Setup of job 101:
==> flow/design.v (excerpt) <==
module top(clk, rst_n, in, valid_in, last_in, out, valid_out, last_out, ready);
For scale: about 5200 cells after synthesis, roughly 2200 flip-flops, about 71 I/O pins, roughly 94000 um2 of cells after synthesis.
Settings: LEC_CHECK=0, CAP_MARGIN=0, CORE_ASPECT_RATIO=0.71, CORE_MARGIN=2, CORE_UTILIZATION=72, CTS_CLUSTER_DIAMETER=29, CTS_CLUSTER_SIZE=47, GPL_ROUTABILITY_DRIVEN=1, GPL_TIMING_DRIVEN=1, PLACE_DENSITY_LB_ADDON=0.0, SETUP_SLACK_MARGIN=1.02, SLEW_MARGIN=10, TNS_END_PERCENT=20; clock period 3.59 ns.
run.sh (not shown) runs the stock make flow with config.mk's settings and CLKGATE_MAP_FILE=.
Job 101 had finished all stages when the layout checks came back failing, citing setup timing.
Relative to job 101, the following input files were edited for job 102:
Settings: swapping 10 for 20 in SLEW_MARGIN; swapping 0 for 10 in CAP_MARGIN; swapping 1.02 for 1.21 in SETUP_SLACK_MARGIN; clearing GPL_ROUTABILITY_DRIVEN, which used to be 1; clearing GPL_TIMING_DRIVEN, which used to be 1; clearing CTS_CLUSTER_DIAMETER, which used to be 29; clearing CORE_ASPECT_RATIO, which used to be 0.71; swapping 47 for 59 in CTS_CLUSTER_SIZE; clearing TNS_END_PERCENT, which used to be 20; swapping 3.59 for 4.15 in the clock period (ns, I/O delays scaled along).
==> results <==
For register area, job 101 and job 102 come out practically identical.
Final critical path time including I/O delays and setup (job 102 over job 101): decrease, 0.40 ns
Global-route usage for job 102 is lower than for job 101.
Where worst ir drop on vdd is concerned, job 101 is outperformed by job 102.
Across job 102 and job 101, no clean finish was achieved.
Nothing crashed in job 102 and all stages finished; the problem is that the final layout failed, the offending checks being setup timing.
Although job 101 finished all stages, its layout failed final checks on setup timing.
Synthesized area came out exactly the same in job 102 and job 101.
Re synthesis-to-layout area growth: job 102 is 5.7 points down on job 101.
Job 101 reports its capture point of the critical path as t0.out[27] while job 102 reports t0.out[16].
Compared with job 101, job 102 shows die outline height higher by 18%.
When job 102 is measured against job 101, its number of gates given a new drive strength after cts turns out 12 higher.
There was hardly any difference in area of the chip between job 102 and job 101.
Relative to job 102, the following input files were edited for job 103:
Settings: CTS_CLUSTER_SIZE changed from 59 to 15; PLACE_DENSITY newly set to 0.38; CAP_MARGIN changed from 10 to 0; CTS_CLUSTER_DIAMETER newly set to 212; ABC_AREA newly set to 1; SETUP_SLACK_MARGIN changed from 1.21 to -0.34; PLACE_DENSITY_LB_ADDON removed (was 0.0); the clock period (ns, I/O delays scaled along) changed from 4.15 to 3.45.
==> results <==
| non-clock buffer count | job 103 vs job 102 | 282 higher |
Status: area fraction in full adders, half adders and majority gates parity (job 102, job 103)
Completing all stages was not enough for job 103: its layout failed the final checks because of setup timing.
Compared with job 102, placer's final routability congestion estimate in job 103 increased by a few percent.
Job 103 vs job 102, height of the die went up by 4.9 um.
Re critical path depth: job 103 and job 102 aren't equal, and the higher value belongs to job 103.
[diff] power, job 103 relative to job 102: regression
Job 102 → job 103: global-route usage went down by 1.2 points, cell area after synthesis has increased.

* * *

Starting RTL as in the previous note.
clock: 11.0 ns
lec_check: 0
abc_area: 1
cap_margin: 15
cell_pad_in_sites_global_placement: 1
core_aspect_ratio: 1.68
core_margin: 2
core_utilization: 57
cts_cluster_diameter: 196
gpl_routability_driven: 0
gpl_timing_driven: 0
max_routing_layer: met4
min_routing_layer: met1
place_density_lb_addon: 0.09
setup_slack_margin: 1.01
slew_margin: 25
The starting point completed without violations.
Then changed:
Settings changed: ABC_AREA 1 to 0, CAP_MARGIN 15 to 35, CELL_PAD_IN_SITES_GLOBAL_PLACEMENT 1 to unset, CORE_ASPECT_RATIO 1.68 to unset, CORE_UTILIZATION 57 to 72, CTS_CLUSTER_DIAMETER 196 to 212, CTS_CLUSTER_SIZE set to 15, GPL_ROUTABILITY_DRIVEN 0 to unset, GPL_TIMING_DRIVEN 0 to unset, MAX_ROUTING_LAYER met4 to unset, MIN_ROUTING_LAYER met1 to unset, PLACE_DENSITY set to 0.78, PLACE_DENSITY_LB_ADDON 0.09 to unset, SETUP_SLACK_MARGIN 1.01 to -0.34, SLEW_MARGIN 25 to 20.
Clock period 11.0 ns to 3.45 ns, I/O delays scaled along.
Now the flow completed, yet does not pass: setup timing. Routed wire length is lower by a few percent. Setup slack got worse by 5.7 ns. Area after synthesis is lower by a few percent.
Then changed:
Settings changed: ABC_AREA 0 to unset, CAP_MARGIN 35 to 20, CORE_UTILIZATION 72 to 40, CTS_CLUSTER_DIAMETER 212 to unset, CTS_CLUSTER_SIZE 15 to unset, PLACE_DENSITY 0.78 to unset, SETUP_SLACK_MARGIN -0.34 to unset.
Clock period 3.45 ns to 8.0 ns, I/O delays scaled along.
Now the flow ran to the end with no violations.
Cell count went up by 9.6%.
Via count fell by 18%.
Power falls by 52%.
Fmax falls by 11%.
Count of clock-buffer cells in the layout rises by 27.
Clock power came out lower by 42%.
Final area came out lower by 4.6%.
Wire length went down by 22%.
Worst setup slack gets better by 3.9 ns.
Worst hold slack is better by 0.13 ns.
First-iteration DRC count drops by 59%.

* * *

Starting RTL as in the previous note.
Settings: LEC_CHECK=0, ABC_AREA=1, CAP_MARGIN=0, CORE_ASPECT_RATIO=0.91, CORE_MARGIN=2, CORE_UTILIZATION=72, CTS_CLUSTER_SIZE=25, HOLD_SLACK_MARGIN=0.3, PLACE_DENSITY_LB_ADDON=0.02, SETUP_SLACK_MARGIN=1.0, SLEW_MARGIN=20; clock period 3.43 ns.
The first run ran to the end with violations: setup timing.
==> next run, changes <==
ABC_AREA = default   (was 1)
CAP_MARGIN = 20   (was 0)
CORE_ASPECT_RATIO = default   (was 0.91)
CORE_UTILIZATION = 71   (was 72)
CTS_CLUSTER_DIAMETER = 212   (was default)
CTS_CLUSTER_SIZE = default   (was 25)
HOLD_SLACK_MARGIN = default   (was 0.3)
PLACE_DENSITY_LB_ADDON = default   (was 0.02)
SETUP_SLACK_MARGIN = default   (was 1.0)
clock period = 5.41 ns   (was 3.43 ns; I/O delays follow)
Outcome: The new run produced a clean layout. Sequential share of layout area came out higher by 5.9 points. Setup slack is better by 1.3 ns. Critical path depth came out lower by 7. Die area shrinks slightly. Non-clock buffer count drops by 736. Maximum frequency falls by roughly a tenth. Register-to-register slack is better by 1.3 ns. Wire length goes down by a quarter to a third. Sequential power fell by well over a third.
==> next run, changes <==
ABC_AREA = 1   (was default)
CORE_UTILIZATION = 62   (was 71)
CTS_CLUSTER_DIAMETER = 371   (was 212)
clock period = 3.52 ns   (was 5.41 ns; I/O delays follow)
Result: The new run reached the layout checks and failed them: setup timing. Synthesized cell count goes up by 65%. Clock power grows by 65%. Area after synthesis is higher by 2.7%. Wire length goes up by 25%. Clock skew went down by 0.0076 ns. Total power is higher by 56%. Setup slack got worse by 0.90 ns.
==> next run, changes <==
ABC_AREA = default   (was 1)
CORE_UTILIZATION = 71   (was 62)
CTS_CLUSTER_DIAMETER = default   (was 371)
CTS_CLUSTER_SIZE = 22   (was default)
clock period = 3.43 ns   (was 3.52 ns; I/O delays follow)
The new run finished but fails on setup timing. Worst hold slack gets better by 0.084 ns. Sequential share of layout area grows by 2.4 points. Global-route usage is higher by 5.8 points. Critical path depth drops by 2. Combinational power went up to 2.7 times its value. Via count went down by 16%. Count of clock-buffer cells in the layout is lower by 28. Non-clock buffer count goes down by 149. Routed wire length rises by 4.6%.
==> next run, changes <==
ABC_AREA = 1   (was default)
CAP_MARGIN = 40   (was 20)
CORE_UTILIZATION = 72   (was 71)
CTS_CLUSTER_DIAMETER = 212   (was default)
CTS_CLUSTER_SIZE = 15   (was 22)
PLACE_DENSITY = 0.38   (was default)
SETUP_SLACK_MARGIN = -0.34   (was default)
clock period = 3.45 ns   (was 3.43 ns; I/O delays follow)
The new run finished but failed the layout checks on setup timing.
Clock-buffer cell count rises by 17.
Via count rises by 21%.
Setup slack is better by 0.82 ns.
Worst hold slack is worse by 0.049 ns.
Wire length falls by 7.1%.
Maximum frequency rises by 18%.
Die area rises by 1.3%.
Utilization falls by 1.9 points.
Power falls by 15%.
==> next run, changes <==
ABC_AREA = default   (was 1)
CAP_MARGIN = 20   (was 40)
CTS_CLUSTER_DIAMETER = default   (was 212)
CTS_CLUSTER_SIZE = default   (was 15)
PLACE_DENSITY = default   (was 0.38)
PLACE_DENSITY_LB_ADDON = 0.0   (was default)
SETUP_SLACK_MARGIN = 1.21   (was -0.34)
clock period = 4.15 ns   (was 3.45 ns; I/O delays follow)
The new run finished but fails on setup timing.
Clock power grows by about 4%.
Clock-buffer cell count grows by 2.
Setup slack is better by 0.21 ns.
Sequential share of layout area grows by 1.3 points.
Final cell count shrinks by 30%.
Global-route usage grows by 0.86 points.
Synthesized cell count shrinks by 39%.
Combinational power grows by 110%.
Power figures rest on the tool's default switching activity, not on a simulated workload.
